==> inputs of run a <==
==> flow/design.v <==
`timescale 1ns / 1ps
module logical(
input [15:0] a,b,
input [3*8:0] sel,
output reg [15:0] x
    );
 always@(*)
begin
    case(sel)
    "~": 
            x=~a;
    "|": 
            x=a|b;
    "&": 
            x=a&b;
    "~&": 
            x=~(a&b);
    "~|": 
            x=~(a|b);
    "^": 
            x=a^b;
    "~^": 
            x=~(a^b);
    "<<": 
            x=a<<1;
    ">>": 
            x=a>>1;
    "asl": 
            x={a[14:0],1'b0};
    "asr": 
            x={a[15],a[15:1]};
    "rol": 
            x={a[14:0],a[15]};
    "ror": 
            x={a[0],a[15:1]};  
    "cmp": 
            if(a>b)
                x=1;
             else if(a<b)
                x=16'hffff;
             else
                x=0;  
     default:
            x=0;
     endcase
end
endmodule
`timescale 1ns / 1ps
module arithmetic(
input [15:0] A,
input [15:0] B,
input [8:0] sel,
output reg [15:0] Sum,
output reg Cout
    );
wire [15:0] B_comp;
twos_comp TC(B,B_comp);
reg [15:0] b;
wire [15:0] S1;
wire c1;
adder A1( A, b, S1, c1);
always @(*)
case(sel)
"+" : begin
        b = B;
        Sum = S1;
        Cout = c1;
      end
"-" : begin
        b = B_comp;
        Sum = S1;
        Cout = 0;
      end       
default : begin
        b = B;
        Sum = 0;
        Cout = 0;
        end       
endcase 
endmodule
module adder(
input [15:0] A,
input [15:0] B,
output [15:0] Sum,
output Cout
    );
wire [2:0] cout_cla;
wire Cin;
assign Cin = 0;
carry_look_ahead CLA1(A[3:0],B[3:0], Cin, cout_cla[0]);
carry_look_ahead CLA2(A[7:4],B[7:4], cout_cla[0], cout_cla[1]);
carry_look_ahead CLA3(A[11:8],B[11:8], cout_cla[1], cout_cla[2] );  
carry_look_ahead CLA4(A[15:12],B[15:12], cout_cla[2], Cout );
ripple_carry_adder RCA1(A[3:0], B[3:0], Cin, Sum[3:0]);
ripple_carry_adder RCA2(A[7:4], B[7:4],cout_cla[0], Sum[7:4]);
ripple_carry_adder RCA3(A[11:8], B[11:8], cout_cla[1], Sum[11:8]);
ripple_carry_adder RCA4(A[15:12], B[15:12], cout_cla[2], Sum[15:12]);  
endmodule
module full_adder(
input a, b, cin,
output sum, cout
);
    assign sum = a ^ b ^ cin;
    assign cout = (a & b) | (b & cin) | (cin & a);
endmodule
module ripple_carry_adder(
    input [3:0] a, b,
    input cin,
    output [3:0] sum
);
    wire [3:0] c;
    full_adder FA1(a[0], b[0], cin, sum[0], c[0]);
    full_adder FA2(a[1], b[1], c[0], sum[1], c[1]);
    full_adder FA3(a[2], b[2], c[1], sum[2], c[2]);
    full_adder FA4(a[3], b[3], c[2], sum[3], c[3]);
endmodule
module carry_look_ahead(
input [3:0]a,b,
input Cin,
output Cout1);
wire [3:0]p,g;
assign p = a^b;
assign g = a&b;
assign Cout1 =  g[3] | (p[3] & g[2]) | (p[3] & p[2] & g[1]) | (p[3] & p[2] & p[1] & g[0]) | (p[3] & p[2] & p[1] & p[0] & Cin);
endmodule
module twos_comp(
input [15:0]B,
output [15:0]B_comp
);
assign B_comp = ~B + 1'b1;
endmodule
`timescale 1ns / 1ps
module multiplier( input clk, input[15:0]A1, B1, output reg [31:0] C);
integer i;
reg [31:0]A2;
reg [15:0]B2;
always@(posedge clk )
begin
		C=0;
		A2[15:0]=A1;
		A2[31:16]=0;
		B2=B1;
        for (i=0;i<16;i=i+1)
        begin
			if(B1[i]==1'b0)
			begin
				C=C+0;
			end
			else
			begin
				C=C+(A1<<i);
			end
		end
end
endmodule
`timescale 1ns / 1ps
module ALU(
input clk,
input [15:0]a,b,
input [3*8:0] op,
output  reg [31:0]out
    );
wire [15:0]z1,z2;
wire [31:0]z3;
reg [15:0] a1, a2, a3, b1, b2, b3;
reg [1:0] sel;
wire Cout;
always @(*)
if(  op == "" || op == "~" || op == "|" || op == "&" || op == "~&" || op == "~|" ||
     op == "^" || op == "~^" || op == ">>" || op == "<<" || op == "asr" || 
     op == "asl" || op == "ror" || op == "rol" || op == "cmp" )
 sel = 2'b00;
else if(op == "+" || op == "-")
    sel = 2'b01;
else if( op == "*" )
    sel = 2'b10;
else
    sel = 2'b00;
logical L(a1, b1, op, z1);
arithmetic AA1( a2,b2,op,z2,Cout);
multiplier M( clk,a3, b3, z3);
always @(*)
case(sel)
2'b00 : begin
        a1 = a;
        a2 = 0;
        a3 = 0;
        b1 = b;
        b2 = 0;
        b3 = 0;
        out[15:0] = z1;
        out[31:16] = 0;
        end
2'b01  : begin
        a1 = 0;
        a2 = a;
        a3 = 0;
        b1 = 0;
        b2 = b;
        b3 = 0;
        out[15:0] = z2;
        out[16] = Cout;
        out[31:17] = 0;
        end     
default :  begin
        a1 = 0;
        a2 = 0;
        a3 = a;
        b1 = 0;
        b2 = 0;
        b3 = b;
       out = z3;
        end            
endcase
endmodule
==> flow/run.sh <==
#!/bin/bash
# the make line also repeats each setting of config.mk as NAME=value (left out here)
make -C /OpenROAD-flow-scripts/flow DESIGN_CONFIG=/design/flow/config.mk WORK_HOME=/design/flow/orfs CLKGATE_MAP_FILE= finish
==> flow/config.mk <==
export PLATFORM = sky130hd
export DESIGN_NAME = ALU
export DESIGN_NICKNAME = ALU
export VERILOG_FILES = /design/flow/design.v
export SDC_FILE = /design/flow/constraint.sdc
export NUM_CORES = 4
export LEC_CHECK = 0
export CAP_MARGIN = 20
export CELL_PAD_IN_SITES_DETAIL_PLACEMENT = 1
export CORE_ASPECT_RATIO = 0.65
export CORE_MARGIN = 8
export CORE_UTILIZATION = 40
export CTS_CLUSTER_SIZE = 64
export GPL_ROUTABILITY_DRIVEN = 0
export GPL_TIMING_DRIVEN = 0
export MIN_ROUTING_LAYER = met2
export SETUP_SLACK_MARGIN = 0.49
export SLEW_MARGIN = 20
==> flow/constraint.sdc <==
create_clock -name core_clock -period 18.2 [get_ports {clk}]
set_input_delay 3.6400 -clock core_clock [delete_from_list [all_inputs] [get_ports {clk}]]
set_output_delay 3.6400 -clock core_clock [all_outputs]
set_load 0.01 [all_outputs]
==> inputs of run b, as changes to run a <==
CELL_PAD_IN_SITES_DETAIL_PLACEMENT = unset   (was 1)
CORE_ASPECT_RATIO = unset   (was 0.65)
CORE_MARGIN = 2   (was 8)
CORE_UTILIZATION = 67   (was 40)
CTS_CLUSTER_SIZE = 98   (was 64)
GPL_ROUTABILITY_DRIVEN = unset   (was 0)
GPL_TIMING_DRIVEN = unset   (was 0)
MIN_ROUTING_LAYER = unset   (was met2)
SETUP_SLACK_MARGIN = unset   (was 0.49)
==> flow/constraint.sdc (replaced) <==
create_clock -name core_clock -period 35.4 [get_ports {clk}]
set_input_delay 7.0800 -clock core_clock [delete_from_list [all_inputs] [get_ports {clk}]]
set_output_delay 7.0800 -clock core_clock [all_outputs]
set_load 0.01 [all_outputs]
==> inputs of run c, as changes to run a <==
CELL_PAD_IN_SITES_DETAIL_PLACEMENT = unset   (was 1)
CORE_ASPECT_RATIO = unset   (was 0.65)
CORE_MARGIN = 2   (was 8)
CORE_UTILIZATION = 28   (was 40)
CTS_CLUSTER_SIZE = unset   (was 64)
GPL_ROUTABILITY_DRIVEN = unset   (was 0)
GPL_TIMING_DRIVEN = unset   (was 0)
MIN_ROUTING_LAYER = unset   (was met2)
SETUP_SLACK_MARGIN = unset   (was 0.49)
==> flow/constraint.sdc (replaced) <==
create_clock -name core_clock -period 27.1 [get_ports {clk}]
set_input_delay 5.4200 -clock core_clock [delete_from_list [all_inputs] [get_ports {clk}]]
set_output_delay 5.4200 -clock core_clock [all_outputs]
set_load 0.01 [all_outputs]
==> summary of the runs <==
Run b ran to the end with no violations. Run a stopped in global routing. Run c passed the timing, DRC and antenna checks.
First-iteration DRC count: run b is higher than run c (38%).
Against run c, the combinational power of run b is lower by 26%.
Of run c and run b, run c has the higher cell count (gap about 20%, measured against run b).
Against run b, the worst setup slack of run c is lower by 3.1 ns.
In count of clock-buffer cells in the layout, run b and run c do not differ.
In area after synthesis, run b and run a do not differ.
Against run c, the cell area of run b is lower by about 8%.
In run c the critical path depth is higher than in run b, by 6.
In synthesized cell count, run b and run c do not differ.
In run b the non-clock buffer count is lower than in run c, by 72.
Power and IR drop assume default switching activity.
